## pipeline
module pipeline(
input clk,
input rst_n,
input signed [8:0] x_in,
input signed [8:0] y_in,
input signed [31:0] phase_in,
input in_valid,
output signed [8:0] x_out,
output signed [8:0] y_out,
output signed [31:0] phase_out,
output out_valid
);
    wire signed [8:0] x_stage [0:31];
    wire signed [8:0] y_stage [0:31];
    wire signed [31:0] phase_stage [0:31];
    assign x_stage[0] = x_in;
    assign y_stage[0] = y_in;
    assign phase_stage[0] = phase_in;
genvar i;
generate
        for (i = 0; i < 31; i = i + 1) begin : cordic_stages
            cordic_phase_shifter #(
                .DEPTH(i),
                .LOG2_PHASE_SCALE(0)
            ) stage_inst (
                .clk(clk),
                .rst_n(rst_n),
                .x_in(x_stage[i]),
                .y_in(y_stage[i]),
                .p(phase_stage[i]),
                .x_out(x_stage[i+1]),
                .y_out(y_stage[i+1]),
                .phase_final(phase_stage[i+1])
            );
        end
endgenerate
    reg [30:0] valid_stage;
    always @(posedge clk) begin
        if (!rst_n)
            valid_stage <= 31'd0;
        else
            valid_stage <= {valid_stage[29:0], in_valid};
    end
    assign out_valid = valid_stage[30];
    assign x_out = x_stage[31];
    assign y_out = y_stage[31];
    assign phase_out = phase_stage[31];
endmodule
Settings: LEC_CHECK=0, ABC_AREA=1, CAP_MARGIN=20, CORE_ASPECT_RATIO=0.89, CORE_MARGIN=6, CORE_UTILIZATION=23, CTS_CLUSTER_SIZE=59, SLEW_MARGIN=25; clock period 4.63 ns.
run.sh (not shown) runs the stock make flow with config.mk's settings and CLKGATE_MAP_FILE=.
Edit:
- ABC_AREA: 1 -> default
- CORE_ASPECT_RATIO: 0.89 -> default
- CTS_CLUSTER_SIZE: 59 -> default
Worst setup slack gets worse by 0.70 ns.
Via count is lower by well over a third.
Routed wire length shrinks by a quarter to a third.
Design area shrinks by about a fifth.
Area after synthesis came out lower by about a fifth.
Edit:
- CAP_MARGIN: 20 -> 40
- CORE_ASPECT_RATIO: default -> 0.98
- CORE_MARGIN: 6 -> 7
- CORE_UTILIZATION: 23 -> 51
- CTS_CLUSTER_SIZE: default -> 28
- GPL_ROUTABILITY_DRIVEN: default -> 0
- PLACE_DENSITY_LB_ADDON: default -> 0.1
- SETUP_SLACK_MARGIN: default -> 0.48
- SLEW_MARGIN: 25 -> 20
- clock period: 4.63 -> 3.14 ns (I/O delays scaled with it)
Result: Now the flow produced a layout that fails on setup timing; maximum frequency goes up by 30%; routed wire length goes up by 7.9%; register-to-register slack is worse by 0.54 ns; via count came out higher by 6.9%.
Edit:
- ABC_AREA: default -> 1
- CAP_MARGIN: 40 -> 20
- CORE_ASPECT_RATIO: 0.98 -> default
- CORE_MARGIN: 7 -> 2
- CORE_UTILIZATION: 51 -> 40
- CTS_CLUSTER_DIAMETER: default -> 188
- CTS_CLUSTER_SIZE: 28 -> default
- GPL_ROUTABILITY_DRIVEN: 0 -> default
- GPL_TIMING_DRIVEN: default -> 0
- PLACE_DENSITY_LB_ADDON: 0.1 -> 0.14
- SETUP_SLACK_MARGIN: 0.48 -> default
- clock period: 3.14 -> 10.0 ns (I/O delays scaled with it)
This time the run finished clean.
Area after synthesis came out higher by about a fifth.
Die area is higher by well over a third.
Hold slack improved by 0.079 ns.
Non-clock buffer count goes down by 618.
Edit:
- ABC_AREA: 1 -> default
- CAP_MARGIN: 20 -> 5
- CORE_ASPECT_RATIO: default -> 0.98
- CORE_UTILIZATION: 40 -> 72
- CTS_CLUSTER_DIAMETER: 188 -> 106
- CTS_CLUSTER_SIZE: default -> 28
- GPL_ROUTABILITY_DRIVEN: default -> 0
- GPL_TIMING_DRIVEN: 0 -> default
- PLACE_DENSITY_LB_ADDON: 0.14 -> default
- SETUP_SLACK_MARGIN: default -> -0.28
- SLEW_MARGIN: 20 -> 40
- clock period: 10.0 -> 2.88 ns (I/O delays scaled with it)
What happened: Now the flow finished but failed the layout checks on setup timing. Clock skew fell by 0.052 ns. Synthesized cell count fell by 45%. Worst hold slack got worse by 0.040 ns. Sequential share of layout area goes up by 3.0 points. Area after synthesis shrinks by about 17%. Setup slack got worse by 5.5 ns. Non-clock buffer count came out higher by 1144. Final cell count shrinks by 43%. Routed wire length drops by about 37%. Via count fell by 30%. Clock-buffer cell count went down by 178.
Edit:
- CAP_MARGIN: 5 -> 20
- CORE_ASPECT_RATIO: 0.98 -> default
- CORE_UTILIZATION: 72 -> 59
- CTS_CLUSTER_DIAMETER: 106 -> default
- CTS_CLUSTER_SIZE: 28 -> default
- GPL_ROUTABILITY_DRIVEN: 0 -> default
- SETUP_SLACK_MARGIN: -0.28 -> 1.9
- SLEW_MARGIN: 40 -> 20
- clock period: 2.88 -> 8.01 ns (I/O delays scaled with it)
After rerunning: Now the flow passed the timing, design-rule and antenna checks. Core utilization came out lower by 20 points. Cell area went down by 7.4%. Via count drops by 9.3%.


== job 9664 ==
The RTL this note starts from:
==> flow/design.v <==
module cordic_phase_shifter #(parameter DEPTH = 1, LOG2_PHASE_SCALE = 1)(
input clk,
input rst_n,
input signed [8:0] x_in,
input signed [8:0] y_in,
input signed [31:0] p,
output reg signed [8:0] x_out,
output reg signed [8:0] y_out,
output reg signed [31:0] phase_final
);
wire signed [31:0] atan_table [0:30];
   assign atan_table[0]  = 32'b00100000000000000000000000000000; 
   assign atan_table[1]  = 32'b00010010111001000000010100011101; 
   assign atan_table[2]  = 32'b00001001111110110011100001011011; 
   assign atan_table[3]  = 32'b00000101000100010001000111010100; 
   assign atan_table[4]  = 32'b00000010100010110000110101000011;
   assign atan_table[5]  = 32'b00000001010001011101011111100001;
   assign atan_table[6]  = 32'b00000000101000101111011000011110;
   assign atan_table[7]  = 32'b00000000010100010111110001010101;
   assign atan_table[8]  = 32'b00000000001010001011111001010011;
   assign atan_table[9]  = 32'b00000000000101000101111100101110;
   assign atan_table[10] = 32'b00000000000010100010111110011000;
   assign atan_table[11] = 32'b00000000000001010001011111001100;
   assign atan_table[12] = 32'b00000000000000101000101111100110;
   assign atan_table[13] = 32'b00000000000000010100010111110011;
   assign atan_table[14] = 32'b00000000000000001010001011111001;
   assign atan_table[15] = 32'b00000000000000000101000101111101;
   assign atan_table[16] = 32'b00000000000000000010100010111110;
   assign atan_table[17] = 32'b00000000000000000001010001011111;
   assign atan_table[18] = 32'b00000000000000000000101000101111;
   assign atan_table[19] = 32'b00000000000000000000010100011000;
   assign atan_table[20] = 32'b00000000000000000000001010001100;
   assign atan_table[21] = 32'b00000000000000000000000101000110;
   assign atan_table[22] = 32'b00000000000000000000000010100011;
   assign atan_table[23] = 32'b00000000000000000000000001010001;
   assign atan_table[24] = 32'b00000000000000000000000000101000;
   assign atan_table[25] = 32'b00000000000000000000000000010100;
   assign atan_table[26] = 32'b00000000000000000000000000001010;
   assign atan_table[27] = 32'b00000000000000000000000000000101;
   assign atan_table[28] = 32'b00000000000000000000000000000010;
   assign atan_table[29] = 32'b00000000000000000000000000000001;
   assign atan_table[30] = 32'b00000000000000000000000000000000;
reg signed [8:0] next_x_out, next_y_out;
reg signed [31:0] next_phase_final;
wire signed [31:0] atan_val;
always @(posedge clk) begin
    if (!rst_n) begin
        x_out <= x_in;
        y_out <= y_in;
        phase_final <= p;
    end 
    else begin
        x_out <= next_x_out;
        y_out <= next_y_out;
        phase_final <= next_phase_final;
    end
end
localparam [8:0] DEPTH_CASTED = DEPTH[8:0];
assign atan_val = atan_table[DEPTH_CASTED] >>> LOG2_PHASE_SCALE;
always @* begin
    next_x_out = x_in + (y_in >>> DEPTH_CASTED);
    next_y_out = y_in - (x_in >>> DEPTH_CASTED);
    next_phase_final = p + atan_val;
    if (p[31] == 1'b0) begin
        next_x_out = x_in - (y_in >>> DEPTH_CASTED);
        next_y_out = y_in + (x_in >>> DEPTH_CASTED);
        next_phase_final = p - atan_val;
    end
end
endmodule
module pipeline(
input clk,
input rst_n,
input signed [8:0] x_in,
input signed [8:0] y_in,
input signed [31:0] phase_in,
input in_valid,
output signed [8:0] x_out,
output signed [8:0] y_out,
output signed [31:0] phase_out,
output out_valid
);
    wire signed [8:0] x_stage [0:31];
    wire signed [8:0] y_stage [0:31];
    wire signed [31:0] phase_stage [0:31];
    assign x_stage[0] = x_in;
    assign y_stage[0] = y_in;
    assign phase_stage[0] = phase_in;
genvar i;
generate
        for (i = 0; i < 31; i = i + 1) begin : cordic_stages
            cordic_phase_shifter #(
                .DEPTH(i),
                .LOG2_PHASE_SCALE(0)
            ) stage_inst (
                .clk(clk),
                .rst_n(rst_n),
                .x_in(x_stage[i]),
                .y_in(y_stage[i]),
                .p(phase_stage[i]),
                .x_out(x_stage[i+1]),
                .y_out(y_stage[i+1]),
                .phase_final(phase_stage[i+1])
            );
        end
endgenerate
    reg [30:0] valid_stage;
    always @(posedge clk) begin
        if (!rst_n)
            valid_stage <= 31'd0;
        else
            valid_stage <= {valid_stage[29:0], in_valid};
    end
    assign out_valid = valid_stage[30];
    assign x_out = x_stage[31];
    assign y_out = y_stage[31];
    assign phase_out = phase_stage[31];
endmodule
make LEC_CHECK=0 CAP_MARGIN=15 CORE_MARGIN=2 CORE_UTILIZATION=72 CTS_CLUSTER_DIAMETER=77 HOLD_SLACK_MARGIN=-0.06 SETUP_SLACK_MARGIN=-0.22 SLEW_MARGIN=30 finish   # period 2.94 ns
The final report for job 9664 shows a completed flow and a layout that fails verification, specifically negative setup slack.
Changes in job 9691 relative to job 9664:
- changing SLEW_MARGIN from 30 to 20
- changing CORE_UTILIZATION from 72 to 66
- changing SETUP_SLACK_MARGIN from -0.22 to 1.55
- changing CAP_MARGIN from 15 to 20
- removing HOLD_SLACK_MARGIN (formerly -0.06)
- changing CTS_CLUSTER_DIAMETER from 77 to 27
- changing the clock period (ns, I/O delays scaled along) from 2.94 to 8.01
Results
Job 9691 reached the final stage; the timing, design-rule and antenna checks on its layout passed.
Job 9691 vs job 9664: met3 routed wirelength down
Setup slack for job 9691 is higher than for job 9664.
Final standard cell area without fillers (higher): job 9664
The run showing the greater sequential fraction of total cell area is job 9691.
Going from job 9664 to job 9691, the H-tree depth was found to have gone up by 1.
Going from job 9664 to job 9691, peak per-stage delay on the critical path rose by 0.63 ns; wire length of the first global-routing pass fell by about 12%.
Against job 9664, job 9691 comes in 0.014 ns higher on setup clock skew after layout.
Core utilization, job 9691 and job 9664, higher one = job 9664.
#### Input delta (job 1277 over job 9691)
- a change of CTS_CLUSTER_DIAMETER from 27 to 106
- an added GPL_ROUTABILITY_DRIVEN of 0
- a change of CAP_MARGIN from 20 to 5
- an added CTS_CLUSTER_SIZE of 28
- a change of SETUP_SLACK_MARGIN from 1.55 to -0.28
- a change of CORE_UTILIZATION from 66 to 72
- an added TNS_END_PERCENT of 10
- an added CORE_ASPECT_RATIO of 0.98
- a change of SLEW_MARGIN from 20 to 40
- a change of the clock period (ns, I/O delays scaled along) from 8.01 to 2.81
Findings:
- Job 1277 -> job 9691: total number of sequential cells delta 0, exact match
- Routed length on met2 ended up 16% higher on job 1277 than on job 9691.
- Higher clock latency on the worst-skew pair among job 1277 and job 9691: job 9691
- Job 1277 had finished all stages when the layout checks came back failing, citing negative setup slack.
- For job 9691, the timing endpoint of the critical path was cordic_stages[6].stage_inst.phase_final[26], unlike job 1277, where it was cordic_stages[18].stage_inst.phase_final[24].
- Comparing job 1277 and job 9691, the lower non-clock buffer share of cell area was measured on job 9691.
- Per-cell via count in the routed design up 1.6% in job 1277 wrt job 9691
- Job 1277 vs. job 9691: post-route worst setup slack went down by 3.63 ns.


RTL: the design.v shown in full above, as it stands there.
==> flow/config.mk <==
export PLATFORM = sky130hd
export DESIGN_NAME = pipeline
export DESIGN_NICKNAME = pipeline
export VERILOG_FILES = /design/flow/design.v
export SDC_FILE = /design/flow/constraint.sdc
export NUM_CORES = 4
export LEC_CHECK = 0
export CAP_MARGIN = 10
export CORE_MARGIN = 2
export CORE_UTILIZATION = 72
export CTS_CLUSTER_SIZE = 15
export HOLD_SLACK_MARGIN = 0.29
export SETUP_SLACK_MARGIN = 0.47
export SLEW_MARGIN = 20
==> flow/constraint.sdc <==
create_clock -name core_clock -period 3.28 [get_ports {clk}]
set_input_delay 0.6560 -clock core_clock [delete_from_list [all_inputs] [get_ports {clk}]]
set_output_delay 0.6560 -clock core_clock [all_outputs]
set_load 0.01 [all_outputs]
The starting point produced a layout that fails on setup timing.
Change:
Settings changed: CAP_MARGIN 10 to 20, CTS_CLUSTER_SIZE 15 to default, HOLD_SLACK_MARGIN 0.29 to default.
Clock period 3.28 ns to 4.08 ns, I/O delays scaled along.
Result: Now the flow finished with timing, DRC and antenna clean. Clock skew fell by 0.020 ns. Synthesized cell count stays the same. Routed wire length fell by 11%. Cell count fell by 3.5%. Non-clock buffer count fell by 519. Count of clock-buffer cells in the layout fell by 18. Worst setup slack is better by 0.68 ns. Design area fell by 8.1%.


v6:
RTL: the design.v shown in full above, as it stands there.
==> flow/config.mk <==
export PLATFORM = sky130hd
export DESIGN_NAME = pipeline
export DESIGN_NICKNAME = pipeline
export VERILOG_FILES = /design/flow/design.v
export SDC_FILE = /design/flow/constraint.sdc
export NUM_CORES = 4
export LEC_CHECK = 0
export ABC_AREA = 1
export CAP_MARGIN = 20
export CELL_PAD_IN_SITES_DETAIL_PLACEMENT = 2
export CELL_PAD_IN_SITES_GLOBAL_PLACEMENT = 0
export CORE_ASPECT_RATIO = 1.72
export CORE_MARGIN = 2
export CORE_UTILIZATION = 40
export CTS_CLUSTER_DIAMETER = 188
export CTS_CLUSTER_SIZE = 30
export GPL_ROUTABILITY_DRIVEN = 0
export GPL_TIMING_DRIVEN = 0
export PLACE_DENSITY_LB_ADDON = 0.06
export SLEW_MARGIN = 5
export TNS_END_PERCENT = 50
==> flow/constraint.sdc <==
create_clock -name core_clock -period 3.04 [get_ports {clk}]
set_input_delay 0.6080 -clock core_clock [delete_from_list [all_inputs] [get_ports {clk}]]
set_output_delay 0.6080 -clock core_clock [all_outputs]
set_load 0.01 [all_outputs]
No final results exist for v6, since it was stopped by error DPL-0033 during detailed placement (3_5_place_dp).
What v56 does differently from v6 at the input level:
# v6
export LEC_CHECK = 0
export ABC_AREA = 1
export CAP_MARGIN = 20
export CELL_PAD_IN_SITES_DETAIL_PLACEMENT = 2
export CELL_PAD_IN_SITES_GLOBAL_PLACEMENT = 0
export CORE_ASPECT_RATIO = 1.72
export CORE_MARGIN = 2
export CORE_UTILIZATION = 40
export CTS_CLUSTER_DIAMETER = 188
export CTS_CLUSTER_SIZE = 30
export GPL_ROUTABILITY_DRIVEN = 0
export GPL_TIMING_DRIVEN = 0
export PLACE_DENSITY_LB_ADDON = 0.06
export SLEW_MARGIN = 5
export TNS_END_PERCENT = 50
create_clock -name core_clock -period 3.04 [get_ports {clk}]
# v56
export LEC_CHECK = 0
export ABC_AREA = 1
export CAP_MARGIN = 20
export CORE_ASPECT_RATIO = 0.89
export CORE_MARGIN = 6
export CORE_UTILIZATION = 23
export CTS_CLUSTER_SIZE = 39
export MIN_ROUTING_LAYER = met1
export PLACE_DENSITY = 0.41
export SLEW_MARGIN = 25
export TNS_END_PERCENT = 40
create_clock -name core_clock -period 5.17 [get_ports {clk}]
v56: no failed stages, no open violations at the end
Diff v56..v6 | I/O pin count | unchanged
Taking v6 over v56, the row count ratio works out to 1.06.
Diff v6 -> v56: area of the core saw an increase; gate count of the mapped netlist held steady; overall die width increased about 80%; area fraction in full adders, half adders and majority gates roughly the same.
Of v56 and v6, v56 shows the lower die height, with v6 above it.
Core utilization at floorplan, v56 and v6: lower on v56
Re full die area: v56 is 77% up on v6.
Edits applied to the flow inputs when going from v56 to v57:
# v56
export LEC_CHECK = 0
export ABC_AREA = 1
export CAP_MARGIN = 20
export CORE_ASPECT_RATIO = 0.89
export CORE_MARGIN = 6
export CORE_UTILIZATION = 23
export CTS_CLUSTER_SIZE = 39
export MIN_ROUTING_LAYER = met1
export PLACE_DENSITY = 0.41
export SLEW_MARGIN = 25
export TNS_END_PERCENT = 40
create_clock -name core_clock -period 5.17 [get_ports {clk}]
# v57
export LEC_CHECK = 0
export CAP_MARGIN = 5
export CORE_ASPECT_RATIO = 0.98
export CORE_MARGIN = 2
export CORE_UTILIZATION = 72
export CTS_CLUSTER_DIAMETER = 106
export CTS_CLUSTER_SIZE = 28
export GPL_ROUTABILITY_DRIVEN = 0
export SETUP_SLACK_MARGIN = -0.28
export SLEW_MARGIN = 40
export TNS_END_PERCENT = 5
create_clock -name core_clock -period 2.88 [get_ports {clk}]
### Flow results
- v56: flow completed, timing, DRC and antenna clean
- What the final checks of v57 revealed, after a flow that finished every stage, was a layout that fails on setup timing.
- Across both runs, critical path depth was higher for v57 than for v56.
- The worst setup path startpoint comes out cordic_stages[13].stage_inst.phase_final[31]$_DFF_P_ in one run and cordic_stages[7].stage_inst.phase_final[31]$_DFF_P_ in the other, namely in v56 and v57 respectively.
- Compared to v56, the router laid down less metal wire for v57.
Relative to v57, the following input files were edited for v38:
# v57
export LEC_CHECK = 0
export CAP_MARGIN = 5
export CORE_ASPECT_RATIO = 0.98
export CORE_MARGIN = 2
export CORE_UTILIZATION = 72
export CTS_CLUSTER_DIAMETER = 106
export CTS_CLUSTER_SIZE = 28
export GPL_ROUTABILITY_DRIVEN = 0
export SETUP_SLACK_MARGIN = -0.28
export SLEW_MARGIN = 40
export TNS_END_PERCENT = 5
create_clock -name core_clock -period 2.88 [get_ports {clk}]
# v38
export LEC_CHECK = 0
export CAP_MARGIN = 5
export CORE_MARGIN = 2
export CORE_UTILIZATION = 72
export CTS_CLUSTER_DIAMETER = 70
export CTS_CLUSTER_SIZE = 33
export SETUP_SLACK_MARGIN = -0.27
export SLEW_MARGIN = 40
create_clock -name core_clock -period 2.83 [get_ports {clk}]
==> results <==
- Delta (v38 minus v57): multi-input gate share of the layout cell area moved down; final cell utilization of the core higher; area of the die has remained practically unchanged.
- To summarise v38: no stage aborted, but the layout did not pass its checks, failing on setup timing.
- Of the two values seen for critical path startpoint, cordic_stages[7].stage_inst.phase_final[31]$_DFF_P_ was produced by v57 and cordic_stages[20].stage_inst.phase_final[31]$_DFF_P_ by v38.
